==> run C <==
==> flow/design.v <==
module subtractor_16bits(
    input [15:0] a,
    input [15:0] b,
    input bin,
    output [15:0] diff,
    output bout
);
    assign {bout, diff} = a - b - bin;
endmodule
module adder_16bits(
    input [15:0] a,
    input [15:0] b,
    input cin,
    output [15:0] sum,
    output cout
);
    assign {cout, sum} = a + b + cin;
endmodule
module multiplier_16bits(
    input [15:0] a,
    input [15:0] b,
    output [31:0] product
);
    assign product = a * b;
endmodule
module divider_16bits(
    input [15:0] dividend,
    input [15:0] divisor,
    output [15:0] quotient,
    output [15:0] remainder
);
    assign quotient = dividend / divisor;
    assign remainder = dividend % divisor;
endmodule
module dff_16bit (
    input      [15:0] d,
    input             clk,
    input             rstn,
    input             en,
    output reg [15:0] q
);
    always @(posedge clk) begin
        if (!rstn)
            q <= 16'b0;
        else if (en)
            q <= d;
    end
endmodule
module unified_computing_system (
    input      [15:0] d_a,           
    input      [15:0] d_b,           
    input      [1:0]  op_code,       
    input             clk,
    input             rstn,
    input             en_a,           
    input             en_b,           
    input             en_result,      
    input             cin,            
    input             bin,            
    output reg [31:0] result,         
    output reg [15:0] remainder,      
    output reg        cout,           
    output reg        bout,           
    output reg        overflow_flag,  
    output reg        error_flag      
);
    wire [15:0] q_a;            
    wire [15:0] q_b;            
    wire [15:0] sum_result;
    wire        sum_cout;
    wire [15:0] diff_result;
    wire        diff_bout;
    wire [31:0] product_result;
    wire [15:0] quotient_result;
    wire [15:0] remainder_result;
    reg [31:0] temp_result;
    reg [15:0] temp_remainder;
    reg        temp_cout;
    reg        temp_bout;
    reg        temp_overflow;
    reg        temp_error;
    dff_16bit register_a_inst (
        .d   (d_a),
        .clk (clk),
        .rstn(rstn),
        .en  (en_a),
        .q   (q_a)
    );
    dff_16bit register_b_inst (
        .d   (d_b),
        .clk (clk),
        .rstn(rstn),
        .en  (en_b),
        .q   (q_b)
    );
    adder_16bits adder_inst (
        .a   (q_a),
        .b   (q_b),
        .cin (cin),
        .sum (sum_result),
        .cout(sum_cout)
    );
    subtractor_16bits subtractor_inst (
        .a    (q_a),
        .b    (q_b),
        .bin  (bin),
        .diff (diff_result),
        .bout (diff_bout)
    );
    multiplier_16bits multiplier_inst (
        .a      (q_a),
        .b      (q_b),
        .product(product_result)
    );
    divider_16bits divider_inst (
        .dividend (q_a),
        .divisor  (q_b),
        .quotient (quotient_result),
        .remainder(remainder_result)
    );
    always @(*) begin
        temp_result = 32'b0;
        temp_remainder = 16'b0;
        temp_cout = 1'b0;
        temp_bout = 1'b0;
        temp_overflow = 1'b0;
        temp_error = 1'b0;
        case(op_code)
            2'b00: begin  
                temp_result = {16'b0, sum_result};
                temp_cout = sum_cout;
                if ((q_a[15] == q_b[15]) && (sum_result[15] != q_a[15])) begin
                    temp_overflow = 1'b1;
                end
            end
            2'b01: begin  
                temp_result = {16'b0, diff_result};
                temp_bout = diff_bout;
                if ((q_a[15] != q_b[15]) && (diff_result[15] != q_a[15])) begin
                    temp_overflow = 1'b1;
                end
            end
            2'b10: begin  
                temp_result = product_result;
                if (product_result[31:16] != 16'b0 && 
                    product_result[31:16] != 16'hFFFF) begin
                    temp_overflow = 1'b1;
                end
            end
            2'b11: begin  
                if (q_b == 16'b0) begin  
                    temp_result = 32'b0;
                    temp_error = 1'b1;
                end else begin
                    temp_result = {16'b0, quotient_result};  
                    temp_remainder = remainder_result;
                end
            end
            default: begin
            end
        endcase
    end
    always @(posedge clk) begin
        if (!rstn) begin
            result <= 32'b0;
            remainder <= 16'b0;
            cout <= 1'b0;
            bout <= 1'b0;
            overflow_flag <= 1'b0;
            error_flag <= 1'b0;
        end
        else if (en_result) begin
            result <= temp_result;
            remainder <= temp_remainder;
            cout <= temp_cout;
            bout <= temp_bout;
            overflow_flag <= temp_overflow;
            error_flag <= temp_error;
        end
    end
endmodule
==> flow/run.sh <==
#!/bin/bash
# the make line also repeats each setting of config.mk as NAME=value (left out here)
make -C /OpenROAD-flow-scripts/flow DESIGN_CONFIG=/design/flow/config.mk WORK_HOME=/design/flow/orfs CLKGATE_MAP_FILE= finish
==> flow/config.mk <==
export PLATFORM = sky130hd
export DESIGN_NAME = unified_computing_system
export DESIGN_NICKNAME = unified_computing_system
export VERILOG_FILES = /design/flow/design.v
export SDC_FILE = /design/flow/constraint.sdc
export NUM_CORES = 4
export LEC_CHECK = 0
export ABC_AREA = 1
export CAP_MARGIN = 20
export CORE_ASPECT_RATIO = 1.91
export CORE_MARGIN = 2
export CORE_UTILIZATION = 30
export CTS_CLUSTER_DIAMETER = 396
export CTS_CLUSTER_SIZE = 100
export MAX_ROUTING_LAYER = met4
export SETUP_SLACK_MARGIN = -0.83
export SLEW_MARGIN = 5
export TNS_END_PERCENT = 5
==> flow/constraint.sdc <==
create_clock -name core_clock -period 26.0 [get_ports {clk}]
set_input_delay 5.2000 -clock core_clock [delete_from_list [all_inputs] [get_ports {clk}]]
set_output_delay 5.2000 -clock core_clock [all_outputs]
set_load 0.01 [all_outputs]
==> run X: changes against run C <==
==> flow/config.mk (replaced) <==
export PLATFORM = sky130hd
export DESIGN_NAME = unified_computing_system
export DESIGN_NICKNAME = unified_computing_system
export VERILOG_FILES = /design/flow/design.v
export SDC_FILE = /design/flow/constraint.sdc
export NUM_CORES = 4
export LEC_CHECK = 0
export ABC_AREA = 1
export CAP_MARGIN = 20
export CORE_MARGIN = 2
export CORE_UTILIZATION = 59
export CTS_CLUSTER_DIAMETER = 370
export CTS_CLUSTER_SIZE = 99
export PLACE_DENSITY = 0.37
export SLEW_MARGIN = 20
==> flow/constraint.sdc (replaced) <==
create_clock -name core_clock -period 12.7 [get_ports {clk}]
set_input_delay 2.5400 -clock core_clock [delete_from_list [all_inputs] [get_ports {clk}]]
set_output_delay 2.5400 -clock core_clock [all_outputs]
set_load 0.01 [all_outputs]
==> run Y: changes against run C <==
==> flow/config.mk (replaced) <==
export PLATFORM = sky130hd
export DESIGN_NAME = unified_computing_system
export DESIGN_NICKNAME = unified_computing_system
export VERILOG_FILES = /design/flow/design.v
export SDC_FILE = /design/flow/constraint.sdc
export NUM_CORES = 4
export LEC_CHECK = 0
export CAP_MARGIN = 20
export CORE_MARGIN = 2
export CORE_UTILIZATION = 71
export CTS_CLUSTER_SIZE = 81
export PLACE_DENSITY_LB_ADDON = 0.07
export SLEW_MARGIN = 20
export TNS_END_PERCENT = 5
==> flow/constraint.sdc (replaced) <==
create_clock -name core_clock -period 25.3 [get_ports {clk}]
set_input_delay 5.0600 -clock core_clock [delete_from_list [all_inputs] [get_ports {clk}]]
set_output_delay 5.0600 -clock core_clock [all_outputs]
set_load 0.01 [all_outputs]
==> flow_summary.html <==
<h3>Flow metrics</h3>
<table>
<tr><th>Metric</th><th>Value</th></tr>
<tr><th colspan="2">Synthesis</th></tr>
<tr><td>Post-Synth Simple-Gate Area</td><td>0.263</td></tr>
<tr><th colspan="2">Run status</th></tr>
<tr><td>Failing layout criteria</td><td>setup timing</td></tr>
<tr><td>Status</td><td>finished with violations</td></tr>
<tr><th colspan="2">Final timing</th></tr>
<tr><td>Smallest setup slack after layout</td><td>-12590 ps</td></tr>
<tr><td>Final setup violation count</td><td>23</td></tr>
<tr><th colspan="2">Placed design</th></tr>
<tr><td>GP Congestion</td><td>0.989</td></tr>
<tr><th colspan="2">Global routing</th></tr>
<tr><td>Maximum number of pins on one net before global-route repair</td><td>54</td></tr>
</table>
# the run above: run X

==> flow_summary.html <==
<h3>Flow metrics</h3>
<table>
<tr><th>Metric</th><th>Value</th></tr>
<tr><th colspan="2">Placed design</th></tr>
<tr><td>GP Congestion</td><td>1.07</td></tr>
<tr><th colspan="2">Run status</th></tr>
<tr><td>Failing layout criteria</td><td>setup timing</td></tr>
<tr><td>Status</td><td>finished with violations</td></tr>
<tr><th colspan="2">Global routing</th></tr>
<tr><td>Maximum number of pins on one net before global-route repair</td><td>69</td></tr>
<tr><td>GR Util met1</td><td>0.568</td></tr>
<tr><th colspan="2">Final timing</th></tr>
<tr><td>Smallest setup slack after layout</td><td>-2460 ps</td></tr>
<tr><td>Final setup violation count</td><td>18</td></tr>
<tr><th colspan="2">Floorplanning</th></tr>
<tr><td>Number of tap cells inserted</td><td>378</td></tr>
</table>
# the run above: run Y

==> flow_summary.html <==
<h3>Flow metrics</h3>
<table>
<tr><th>Metric</th><th>Value</th></tr>
<tr><th colspan="2">Synthesis</th></tr>
<tr><td>Post-Synth Simple-Gate Area</td><td>0.263</td></tr>
<tr><td>Most instantiated library cell after synthesis</td><td>sky130_fd_sc_hd__nand2_1</td></tr>
<tr><td>Yosys cell count</td><td>3094</td></tr>
<tr><th colspan="2">Run status</th></tr>
<tr><td>Status</td><td>complete, no violations</td></tr>
<tr><th colspan="2">Placed design</th></tr>
<tr><td>GP Congestion</td><td>0.976</td></tr>
<tr><th colspan="2">Final timing</th></tr>
<tr><td>Final setup violation count</td><td>0</td></tr>
<tr><td>Smallest setup slack after layout</td><td>1280 ps</td></tr>
<tr><th colspan="2">Critical path</th></tr>
<tr><td>Cell seen most often among critical-path stages</td><td>sky130_fd_sc_hd__nand2_2</td></tr>
<tr><td>Worst setup endpoint</td><td>remainder[15]$_SDFFE_PN0P_</td></tr>
<tr><th colspan="2">Global routing</th></tr>
<tr><td>Maximum number of pins on one net before global-route repair</td><td>49</td></tr>
<tr><th colspan="2">Finish</th></tr>
<tr><td>Flip-flops</td><td>84</td></tr>
</table>
# the run above: run C


---

==> 08-19 <==
RTL: the design.v shown in full above, as it stands there.
export LEC_CHECK = 0
export ABC_AREA = 1
export CAP_MARGIN = 20
export CELL_PAD_IN_SITES_DETAIL_PLACEMENT = 2
export CELL_PAD_IN_SITES_GLOBAL_PLACEMENT = 1
export CORE_MARGIN = 4
export CORE_UTILIZATION = 41
export MAX_ROUTING_LAYER = met5
export PLACE_DENSITY_LB_ADDON = 0.06
export SLEW_MARGIN = 20
create_clock -name core_clock -period 26.0 [get_ports {clk}]
run.sh (not shown) runs the stock make flow with config.mk's settings and CLKGATE_MAP_FILE=.
==> inputs of 10-27, as changes to 08-19 <==
- ABC_AREA: 1 -> not set
- CELL_PAD_IN_SITES_DETAIL_PLACEMENT: 2 -> not set
- CELL_PAD_IN_SITES_GLOBAL_PLACEMENT: 1 -> not set
- CORE_MARGIN: 4 -> 2
- CORE_UTILIZATION: 41 -> 66
- MAX_ROUTING_LAYER: met5 -> not set
- PLACE_DENSITY_LB_ADDON: 0.06 -> not set
==> flow/constraint.sdc (replaced) <==
create_clock -name core_clock -period 14.1 [get_ports {clk}]
set_input_delay 2.8200 -clock core_clock [delete_from_list [all_inputs] [get_ports {clk}]]
set_output_delay 2.8200 -clock core_clock [all_outputs]
set_load 0.01 [all_outputs]
==> inputs of 03-09, as changes to 08-19 <==
- ABC_AREA: 1 -> not set
- CELL_PAD_IN_SITES_DETAIL_PLACEMENT: 2 -> not set
- CELL_PAD_IN_SITES_GLOBAL_PLACEMENT: 1 -> 2
- CORE_MARGIN: 4 -> 2
- CORE_UTILIZATION: 41 -> 25
- GPL_ROUTABILITY_DRIVEN: not set -> 0
- MAX_ROUTING_LAYER: met5 -> not set
- PLACE_DENSITY: not set -> 0.81
- PLACE_DENSITY_LB_ADDON: 0.06 -> not set
==> flow/constraint.sdc (replaced) <==
create_clock -name core_clock -period 45.5 [get_ports {clk}]
set_input_delay 9.1000 -clock core_clock [delete_from_list [all_inputs] [get_ports {clk}]]
set_output_delay 9.1000 -clock core_clock [all_outputs]
set_load 0.01 [all_outputs]
==> inputs of 04-14, as changes to 08-19 <==
- CELL_PAD_IN_SITES_DETAIL_PLACEMENT: 2 -> not set
- CELL_PAD_IN_SITES_GLOBAL_PLACEMENT: 1 -> not set
- CORE_MARGIN: 4 -> 2
- CORE_UTILIZATION: 41 -> 72
- CTS_CLUSTER_DIAMETER: not set -> 375
- MAX_ROUTING_LAYER: met5 -> not set
- PLACE_DENSITY_LB_ADDON: 0.06 -> not set
- SETUP_SLACK_MARGIN: not set -> 3.17
==> flow/constraint.sdc (replaced) <==
create_clock -name core_clock -period 10.7 [get_ports {clk}]
set_input_delay 2.1400 -clock core_clock [delete_from_list [all_inputs] [get_ports {clk}]]
set_output_delay 2.1400 -clock core_clock [all_outputs]
set_load 0.01 [all_outputs]
==> comparison <==
Of 10-27 and 03-09, 10-27 has the higher critical path depth (gap 2).
In 10-27 the core utilization is higher than in 03-09, by 63 points.
Of 10-27 and 03-09, 03-09 has the higher sequential share of layout area (gap 1.3 points).
10-27 reached the layout checks and failed them: max-capacitance violations, max-slew violations, negative setup slack. 03-09 completed without violations. 04-14 aborted during global routing (5_1_grt) on GRT-0116. 08-19 failed in global routing (5_1_grt) on ODB-0269.
Against 10-27, the worst hold slack of 03-09 is worse by 0.023 ns.
In area after synthesis, 03-09 and 10-27 do not differ.
Against 10-27, the register-to-register slack of 03-09 is higher by 29 ns.
Against 10-27, the first-iteration DRC count of 03-09 is smaller by about 80%.
==> figures <==
| item | 03-09 | 10-27 | 08-19 | 04-14 |
|---|---|---|---|---|
| Result of the run | timing/DRC/antenna clean | complete, but fails checks | did not finish | did not finish |
| Failing step | - | - | global routing (5_1_grt) | global routing (5_1_grt) |
| Violated checks | - | max-capacitance violations, max-slew violations, negative setup slack | - | - |
| Longest individual stage delay on the worst path | 0.82 ns | 1.53 ns | - | - |
| Clock tree from TritonCTS | built | built | - | - |
| Diodes inserted | 0 | 18 | - | - |
| Endpoint of the worst setup timing path | remainder[10] | remainder[6] | - | - |
| Proportion of cell area occupied by multi-input gates | 74.3% | 66.3% | - | - |
| CTS clk-pin slew, worst paths | 0.08 ns | 0.08 ns | - | - |
| Number of DRC markers after the initial detailed-route iteration | 1249 | 5463 | - | - |
| Clock buffer instance count of the final layout | 9 | 10 | - | - |
| Share of the clock period used by the worst path | 72.1% | 218% | - | - |
| RD Place Congestion | - | 1.05 | 0.956 | 1.03 |
| Clock latency at the later pin of the worst-skew pair | 0.39 ns | 0.37 ns | - | - |
| Category of the worst setup path launch point | flip-flop | flip-flop | - | - |
| Crit path kind | reg -> reg | reg -> reg | - | - |
| Finished Core Util | 28.5% | 91.4% | - | - |

---

==> inputs of 04-12 <==
RTL: the design.v shown in full above, as it stands there.
Settings: LEC_CHECK=0, CAP_MARGIN=20, CORE_MARGIN=2, CORE_UTILIZATION=69, CTS_CLUSTER_DIAMETER=370, CTS_CLUSTER_SIZE=94, PLACE_DENSITY=0.37, SLEW_MARGIN=20, TNS_END_PERCENT=10; clock period 12.7 ns.
==> 07-10 (differences from 04-12) <==
- CORE_UTILIZATION: 69 -> 12
- CTS_CLUSTER_DIAMETER: 370 -> default
- CTS_CLUSTER_SIZE: 94 -> default
- PLACE_DENSITY: 0.37 -> default
- TNS_END_PERCENT: 10 -> default
==> flow/constraint.sdc (replaced) <==
create_clock -name core_clock -period 33.5 [get_ports {clk}]
set_input_delay 6.7000 -clock core_clock [delete_from_list [all_inputs] [get_ports {clk}]]
set_output_delay 6.7000 -clock core_clock [all_outputs]
set_load 0.01 [all_outputs]
==> results <==
- Die size: 04-12 is lower than 07-10 (about 80%).
- Synthesized area is the same in 04-12 and 07-10.
- 04-12 did not get past global routing on GRT-0232. 07-10 ran to the end with no violations.
- In synthesized cell count, 04-12 and 07-10 do not differ.
==> figures <==
item	07-10	04-12
Status	complete, no violations	stopped before the end
Stage where the flow stopped	-	global routing
Weighted congestion at the end of routability-driven global placement	0.928	1.11
Cell count after placement	4820	3443
Width of the die	415 um	176 um
Initial core utilization	12.1%	70.3%
Post-detailed-placement cell area	24000 um2	25400 um2
Vertical die dimension	415 um	176 um
Placed wire-length estimate	63.3 mm	64.2 mm
Total die size	172000 um2	30800 um2
Worst Setup Slack post-DPL	1.27 ns	-13.07 ns
Core Region	168000 um2	28900 um2
Postcts setup bufs	0	81

---

==> inputs of branch maple <==
// unified_computing_system: RTL as listed in full above, without the edits since
export LEC_CHECK = 0
export ABC_AREA = 1
export CAP_MARGIN = 20
export CORE_MARGIN = 2
export CORE_UTILIZATION = 66
export CTS_CLUSTER_DIAMETER = 147
export CTS_CLUSTER_SIZE = 97
export PLACE_DENSITY = 0.39
export SETUP_SLACK_MARGIN = -1.42
export SLEW_MARGIN = 20
export TNS_END_PERCENT = 15
create_clock -name core_clock -period 14.4 [get_ports {clk}]
==> branch delta: changes against branch maple <==
- ABC_AREA: 1 -> not set
- CORE_UTILIZATION: 66 -> 69
- CTS_CLUSTER_DIAMETER: 147 -> not set
- CTS_CLUSTER_SIZE: 97 -> not set
- PLACE_DENSITY: 0.39 -> not set
- SETUP_SLACK_MARGIN: -1.42 -> not set
- TNS_END_PERCENT: 15 -> not set
==> flow/constraint.sdc (replaced) <==
create_clock -name core_clock -period 25.9 [get_ports {clk}]
set_input_delay 5.1800 -clock core_clock [delete_from_list [all_inputs] [get_ports {clk}]]
set_output_delay 5.1800 -clock core_clock [all_outputs]
set_load 0.01 [all_outputs]
==> branch cedar: changes against branch maple <==
- CORE_UTILIZATION: 66 -> 67
- CTS_CLUSTER_DIAMETER: 147 -> not set
- PLACE_DENSITY: 0.39 -> not set
- SETUP_SLACK_MARGIN: -1.42 -> not set
- TNS_END_PERCENT: 15 -> not set
==> flow/constraint.sdc (replaced) <==
create_clock -name core_clock -period 30.0 [get_ports {clk}]
set_input_delay 6.0000 -clock core_clock [delete_from_list [all_inputs] [get_ports {clk}]]
set_output_delay 6.0000 -clock core_clock [all_outputs]
set_load 0.01 [all_outputs]
==> comparison table <==
Status: branch delta failed layout checks; branch maple did not finish; branch cedar complete, no violations
Last stage reached: branch delta -; branch maple 5_1_grt; branch cedar -
Violated checks: branch delta setup timing; branch maple -; branch cedar -
Kind of critical path: branch delta reg2reg; branch maple -; branch cedar reg2reg
Post-synthesis net count: branch delta 3099; branch maple 3624; branch cedar 3624
Cell count after placement: branch delta 3074; branch maple 4014; branch cedar 3500
Final HPWL DP: branch delta 53.1 mm; branch maple 61.6 mm; branch cedar 51.7 mm
Initial standard-cell utilization of the core: branch delta 70.3%; branch maple 67.3%; branch cedar 67.9%
Chip area line of the yosys report: branch delta 20300 um^2; branch maple 21400 um^2; branch cedar 21400 um^2
Number of distinct library cells after synthesis: branch delta 83; branch maple 68; branch cedar 68
Antenna Cells: branch delta 0; branch maple -; branch cedar 0
Wire length on met3: branch delta 9.90 mm; branch maple -; branch cedar 5.39 mm
Cell seen most often among critical-path stages: branch delta o21a_1; branch maple -; branch cedar nand2_1
Clock insertion delay at the later pin of the skew report: branch delta 0.39 ns; branch maple -; branch cedar 0.39 ns
Largest stage delay, worst path: branch delta 0.41 ns; branch maple -; branch cedar 0.38 ns
Setup bufs post-CTS: branch delta 16; branch maple 51; branch cedar 0
